== build 13 ==
==> flow/design.v (excerpt) <==
module synth_top(
    input clk,
    input rst,
    input btnL,
    input [15:0] sw,
    output [3:0] led,
	output pmod_1,	 
	output pmod_2,	 
	output pmod_4	 
    );
Size: roughly 7800 cells after synthesis, ~290 flip-flops, ~26 I/O pins.
clock: 69.2 ns
lec_check: 0
abc_area: 1
cap_margin: 40
core_margin: 2
core_utilization: 70
cts_cluster_diameter: 209
gpl_routability_driven: 1
setup_slack_margin: 5.0
slew_margin: 20
run.sh (not shown) runs the stock make flow with config.mk's settings and CLKGATE_MAP_FILE=.
Build 13: DPL-0038 in clock tree synthesis (4_1_cts) -> run aborted
Here is what was changed in the inputs of build 84 compared with build 13.
- setting MAX_ROUTING_LAYER to met4 for the first time
- changing CORE_UTILIZATION from 70 to 65
- setting TNS_END_PERCENT to 5 for the first time
- changing CTS_CLUSTER_DIAMETER from 209 to 383
Results
- Build 13 → build 84: half-perimeter wire length of the detailed placement result decreased by 5.5% relative to the old numbers; placed cell count increased by about 1.3% relative to the old numbers; placement row count increased by 4 relative to the old numbers; average instance area after synthesis closely matched the old numbers.
- Build 84 vs build 13: width of the chip up by a few percent
- Relative to build 13, the area inside the core boundary of build 84 is higher by about 8%.
- [build 84] flow finished | final checks: failed | reasons: negative setup slack
- On total die size: between build 84 and build 13, it ends up lower for build 13.
--- input diff build 84..build 55 ---
- changing CAP_MARGIN from 40 to 20
- removing TNS_END_PERCENT (formerly 5)
- removing SETUP_SLACK_MARGIN (formerly 5.0)
- changing CORE_UTILIZATION from 65 to 70
- removing GPL_ROUTABILITY_DRIVEN (formerly 1)
- changing CTS_CLUSTER_DIAMETER from 383 to 380
- changing the clock period (ns, I/O delays scaled along) from 69.2 to 70.0
==> results <==
The remaining runs in build 84 and build 55 completed every stage, whereas build 55 halted early. Although build 84 finished all stages, its layout failed final checks on negative setup slack. Status(build 55) = ERROR, stage = clock tree synthesis (4_1_cts). In the tables for build 55 and build 84, post-place instance area reads higher with build 84. Reported for build 55 and build 84, I/O pin count turned out identical to the last digit. Combined area of all synthesized cells came out exactly the same in build 55 and build 84. Build 55 vs build 84 — placed cell count dropped slightly. From build 55 to build 84, distinct cell type count after synthesis did not move at all. Changes observed in build 55 relative to build 84: floorplan-stage core utilization increased by 5.2 points relative to the old numbers, total core area lower, instance tally after logic synthesis barely changed, floorplan row count -4, post-DP HPWL rose 4.4%.
Changes in build 52 relative to build 55:
- CTS_CLUSTER_DIAMETER now 229, was 380
- MAX_ROUTING_LAYER no longer set, was met4
- CTS_CLUSTER_SIZE now 40, previously not set
- the clock period (ns, I/O delays scaled along) now 68.4, was 70.0
==> comparison <==
In the summary table, build 52 is marked failed, with error GRT-0116 raised in global routing (5_1_grt). Comparing build 52 against build 55, there is no change at all in count of cell types in the netlist. Build 52 -> build 55: total standard cell area after synthesis delta 0, exact match. Number of placed instances with taps included (build 52 vs. build 55) increases slightly. Summary of build 52 over build 55: routability-driven placement congestion ratio ~0 delta; post-detailed-placement half-perimeter wirelength +about 1.3%.
### build 52 -> build 72
- CORE_UTILIZATION now 61, was 70
- ABC_AREA no longer set, was 1
- CTS_CLUSTER_DIAMETER no longer set, was 229
- CTS_CLUSTER_SIZE no longer set, was 40
- the clock period (ns, I/O delays scaled along) now 53.0, was 68.4
[summary]
- Although it ran to completion, build 72 produced a layout that fails the final checks because of negative setup slack.
- Summary of build 72 over build 52: synthesized cell count decreased by 1427 relative to the old numbers, area of placed instances decreased by 2.5% relative to the old numbers.
- Against build 52, build 72 reports a share of synthesized cell area in and, or, nand and nor gates that is lower.
### build 72 -> build 79
- changing CORE_UTILIZATION from 61 to 65
- changing the clock period (ns, I/O delays scaled along) from 53.0 to 81.4
[summary]
- Final checks on build 79, whose flow otherwise completed, came back failing, citing negative setup slack.
- From build 72 to build 79 the numbers moved as follows: met3 track utilization from global routing about even, highest net fanout along the worst path now larger, setup slack shows an increase of 26.00 ns.
- Build 79 vs build 72 — final setup violation count dropped 6.

synth_top again, from the RTL that the note above started with.
clock: 105.0 ns
lec_check: 0
abc_area: 1
cap_margin: 10
cell_pad_in_sites_detail_placement: 2
core_margin: 5
core_utilization: 24
cts_cluster_diameter: 351
gpl_routability_driven: 1
hold_slack_margin: 0.21
min_routing_layer: met2
place_density: 0.47
setup_slack_margin: 5.0
slew_margin: 20
Edit:
- ABC_AREA: 1 -> not set
- CAP_MARGIN: 10 -> 20
- CELL_PAD_IN_SITES_DETAIL_PLACEMENT: 2 -> not set
- CORE_MARGIN: 5 -> 2
- CORE_UTILIZATION: 24 -> 27
- CTS_CLUSTER_DIAMETER: 351 -> not set
- GPL_ROUTABILITY_DRIVEN: 1 -> not set
- HOLD_SLACK_MARGIN: 0.21 -> not set
- MIN_ROUTING_LAYER: met2 -> not set
- PLACE_DENSITY: 0.47 -> not set
- SETUP_SLACK_MARGIN: 5.0 -> not set
- clock period: 105.0 -> 123.0 ns (I/O delays scaled with it)
After rerunning: The changed run finished clean; maximum frequency fell by 14%; core utilization goes up by 2.6 points; final cell count fell by about 19%; hold slack gets worse by 0.0079 ns.

synth_top again, from the RTL that the note above started with.
Settings: LEC_CHECK=0, ABC_AREA=1, CAP_MARGIN=10, CELL_PAD_IN_SITES_DETAIL_PLACEMENT=2, CELL_PAD_IN_SITES_GLOBAL_PLACEMENT=2, CORE_ASPECT_RATIO=1.55, CORE_MARGIN=4, CORE_UTILIZATION=24, CTS_CLUSTER_DIAMETER=351, GPL_ROUTABILITY_DRIVEN=1, HOLD_SLACK_MARGIN=0.21, MIN_ROUTING_LAYER=met1, PLACE_DENSITY=0.89, SETUP_SLACK_MARGIN=1.81, SLEW_MARGIN=20; clock period 105.0 ns.
Change:
- CORE_MARGIN: 4 -> 5
- PLACE_DENSITY: 0.89 -> 0.47
- SETUP_SLACK_MARGIN: 1.81 -> 5.0
=> The new run passed the timing, DRC and antenna checks; design area came out lower slightly; die size climbs slightly; critical path depth rises by 7; non-clock buffer count falls by 2; register-to-register slack gains 9900 ps; setup slack gets better by 9900 ps; cell count barely changes.
Change:
- ABC_AREA: 1 -> not set
- CAP_MARGIN: 10 -> 20
- CELL_PAD_IN_SITES_DETAIL_PLACEMENT: 2 -> not set
- CELL_PAD_IN_SITES_GLOBAL_PLACEMENT: 2 -> not set
- CORE_ASPECT_RATIO: 1.55 -> not set
- CORE_MARGIN: 5 -> 2
- CORE_UTILIZATION: 24 -> 40
- CTS_CLUSTER_DIAMETER: 351 -> not set
- GPL_ROUTABILITY_DRIVEN: 1 -> not set
- HOLD_SLACK_MARGIN: 0.21 -> not set
- MIN_ROUTING_LAYER: met1 -> not set
- PLACE_DENSITY: 0.47 -> not set
- SETUP_SLACK_MARGIN: 5.0 -> not set
- clock period: 105.0 -> 57.9 ns (I/O delays scaled with it)
The new run completed, yet does not pass: negative setup slack; design area rose by 20%; setup slack loses 39000 ps; count of clock-buffer cells in the layout fell by 4; global-route usage rose by 7.3 points; utilization rose by 29 points; final cell count fell by 8.3%; hold slack stays flat.
Change:
- ABC_AREA: not set -> 1
- CORE_UTILIZATION: 40 -> 72
- clock period: 57.9 -> 107.0 ns (I/O delays scaled with it)
What happened: This time the run finished clean. Cell area drops by 22%. First-iteration DRC count drops by 5.6%. Cell count drops by 11%. Setup slack gets better by 35000 ps.
Change:
- CORE_UTILIZATION: 72 -> 70
- clock period: 107.0 -> 89.9 ns (I/O delays scaled with it)
=> Wire length rises by 4.0%. Flip-flop count is unchanged. Non-clock buffer count climbs by 133. Design area grows by 2.7%. Utilization shrinks by 0.51 points. Cell count grows by 1.6%.
Change:
- ABC_AREA: 1 -> not set
- CORE_UTILIZATION: 70 -> 40
- clock period: 89.9 -> 100.0 ns (I/O delays scaled with it)
Outcome: The changed run finished with timing, DRC and antenna clean; setup slack is worse by 1200 ps; critical path depth went down by 179; cell area went down slightly; via count came out lower by a few percent; routed wire length rises by a few percent; die area is higher by well over a third; non-clock buffer count came out higher by 122; final cell count fell by a little under a tenth.

Setup of run 1:
Starting RTL as in the previous note.
Settings: LEC_CHECK=0, ABC_AREA=1, CAP_MARGIN=0, CORE_MARGIN=2, CORE_UTILIZATION=70, CTS_CLUSTER_DIAMETER=383, CTS_CLUSTER_SIZE=34, GPL_ROUTABILITY_DRIVEN=1, MAX_ROUTING_LAYER=met4, PLACE_DENSITY=0.64, SETUP_SLACK_MARGIN=5.0, SLEW_MARGIN=20; clock period 76.5 ns.
Flow for run 1 halted at global routing (5_1_grt), error code GRT-0232.
Edits applied to the flow inputs when going from run 1 to run 2:
# run 1
export LEC_CHECK = 0
export ABC_AREA = 1
export CAP_MARGIN = 0
export CORE_MARGIN = 2
export CORE_UTILIZATION = 70
export CTS_CLUSTER_DIAMETER = 383
export CTS_CLUSTER_SIZE = 34
export GPL_ROUTABILITY_DRIVEN = 1
export MAX_ROUTING_LAYER = met4
export PLACE_DENSITY = 0.64
export SETUP_SLACK_MARGIN = 5.0
export SLEW_MARGIN = 20
create_clock -name core_clock -period 76.5 [get_ports {clk}]
# run 2
export LEC_CHECK = 0
export ABC_AREA = 1
export CAP_MARGIN = 20
export CORE_MARGIN = 2
export CORE_UTILIZATION = 72
export SLEW_MARGIN = 20
create_clock -name core_clock -period 123.0 [get_ports {clk}]
Notes after the runs:
- The flow did not stop early for run 2: all stages ran, and the layout cleared the timing, DRC and antenna checks.
- Area of the die was higher in run 1 than in run 2.
- Quantity of I/O buffers inserted on ports across run 1 and run 2: no real change.
- Looking only at post-placement cell count, and setting everything else aside, the lower value of run 1 and run 2 goes to run 2.
- Number of buffers created by CTS in run 2 vs run 1: up 18
Modified inputs, run 3 compared to run 2
# run 2
export LEC_CHECK = 0
export ABC_AREA = 1
export CAP_MARGIN = 20
export CORE_MARGIN = 2
export CORE_UTILIZATION = 72
export SLEW_MARGIN = 20
create_clock -name core_clock -period 123.0 [get_ports {clk}]
# run 3
export LEC_CHECK = 0
export CAP_MARGIN = 20
export CORE_MARGIN = 2
export CORE_UTILIZATION = 40
export CTS_CLUSTER_DIAMETER = 138
export PLACE_DENSITY_LB_ADDON = 0.26
export SLEW_MARGIN = 20
create_clock -name core_clock -period 100.0 [get_ports {clk}]
Summary: with run 2 as the reference, area after synthesis in run 3 moved down by a few percent. Design area deteriorates in run 3 relative to run 2. Final period utilization in run 3 is 14 points above run 2. Taking run 3 as 1.0, run 2 lands at 1.4 on count of cell instances traversed by the critical path. Compared with run 2, in run 3 summed standard-cell area reported by yosys lost 4.2%, fraction of area in registers -0.22 points, clock skew grew by 10 ps. First-pass GRT wire length, run 3 and run 2: higher on run 3. Run 3 ended up with a higher multiplexer share of the synthesized area than run 2 did.
> inputs changed (run 3 -> run 4)
# run 3
export LEC_CHECK = 0
export CAP_MARGIN = 20
export CORE_MARGIN = 2
export CORE_UTILIZATION = 40
export CTS_CLUSTER_DIAMETER = 138
export PLACE_DENSITY_LB_ADDON = 0.26
export SLEW_MARGIN = 20
create_clock -name core_clock -period 100.0 [get_ports {clk}]
# run 4
export LEC_CHECK = 0
export ABC_AREA = 1
export CAP_MARGIN = 20
export CORE_ASPECT_RATIO = 0.89
export CORE_MARGIN = 10
export CORE_UTILIZATION = 53
export GPL_TIMING_DRIVEN = 0
export MAX_ROUTING_LAYER = met5
export SETUP_SLACK_MARGIN = 5.0
export SLEW_MARGIN = 20
export TNS_END_PERCENT = 95
create_clock -name core_clock -period 100.0 [get_ports {clk}]
Run 4 completed; timing, DRC and antenna clean. Between run 3 and run 4, the flow reports cell count along the critical path increasing by more than half. [compare] base=run 3 new=run 4: total routed wirelength moved up; pre-CTS setup slack fell 5180 ps; worst setup slack now sits higher. Run 4 ends up with a core region area that is about 22% lower than in run 3. Relative to run 3, synthesized cell count increased by about 22% in run 4.
Input-level comparison between run 5 and run 4:
# run 4
export LEC_CHECK = 0
export ABC_AREA = 1
export CAP_MARGIN = 20
export CORE_ASPECT_RATIO = 0.89
export CORE_MARGIN = 10
export CORE_UTILIZATION = 53
export GPL_TIMING_DRIVEN = 0
export MAX_ROUTING_LAYER = met5
export SETUP_SLACK_MARGIN = 5.0
export SLEW_MARGIN = 20
export TNS_END_PERCENT = 95
create_clock -name core_clock -period 100.0 [get_ports {clk}]
# run 5
export LEC_CHECK = 0
export CAP_MARGIN = 20
export CORE_ASPECT_RATIO = 0.89
export CORE_MARGIN = 10
export CORE_UTILIZATION = 36
export MAX_ROUTING_LAYER = met4
export SLEW_MARGIN = 20
create_clock -name core_clock -period 100.0 [get_ports {clk}]
Results
Run 5 against run 4; post-synth area from yosys stat is down by a few percent. Final-layout worst hold slack delta (run 5 − run 4): unfavourable. Run 5 can be clocked slower than run 4. The length of routed wiring on met1 of run 5 is lower than that of run 4. The final critical delay including setup and external delays number comes out higher for run 5 vs run 4. Clock buffer instance count of the final layout went up by more than a quarter going from run 4 to run 5.
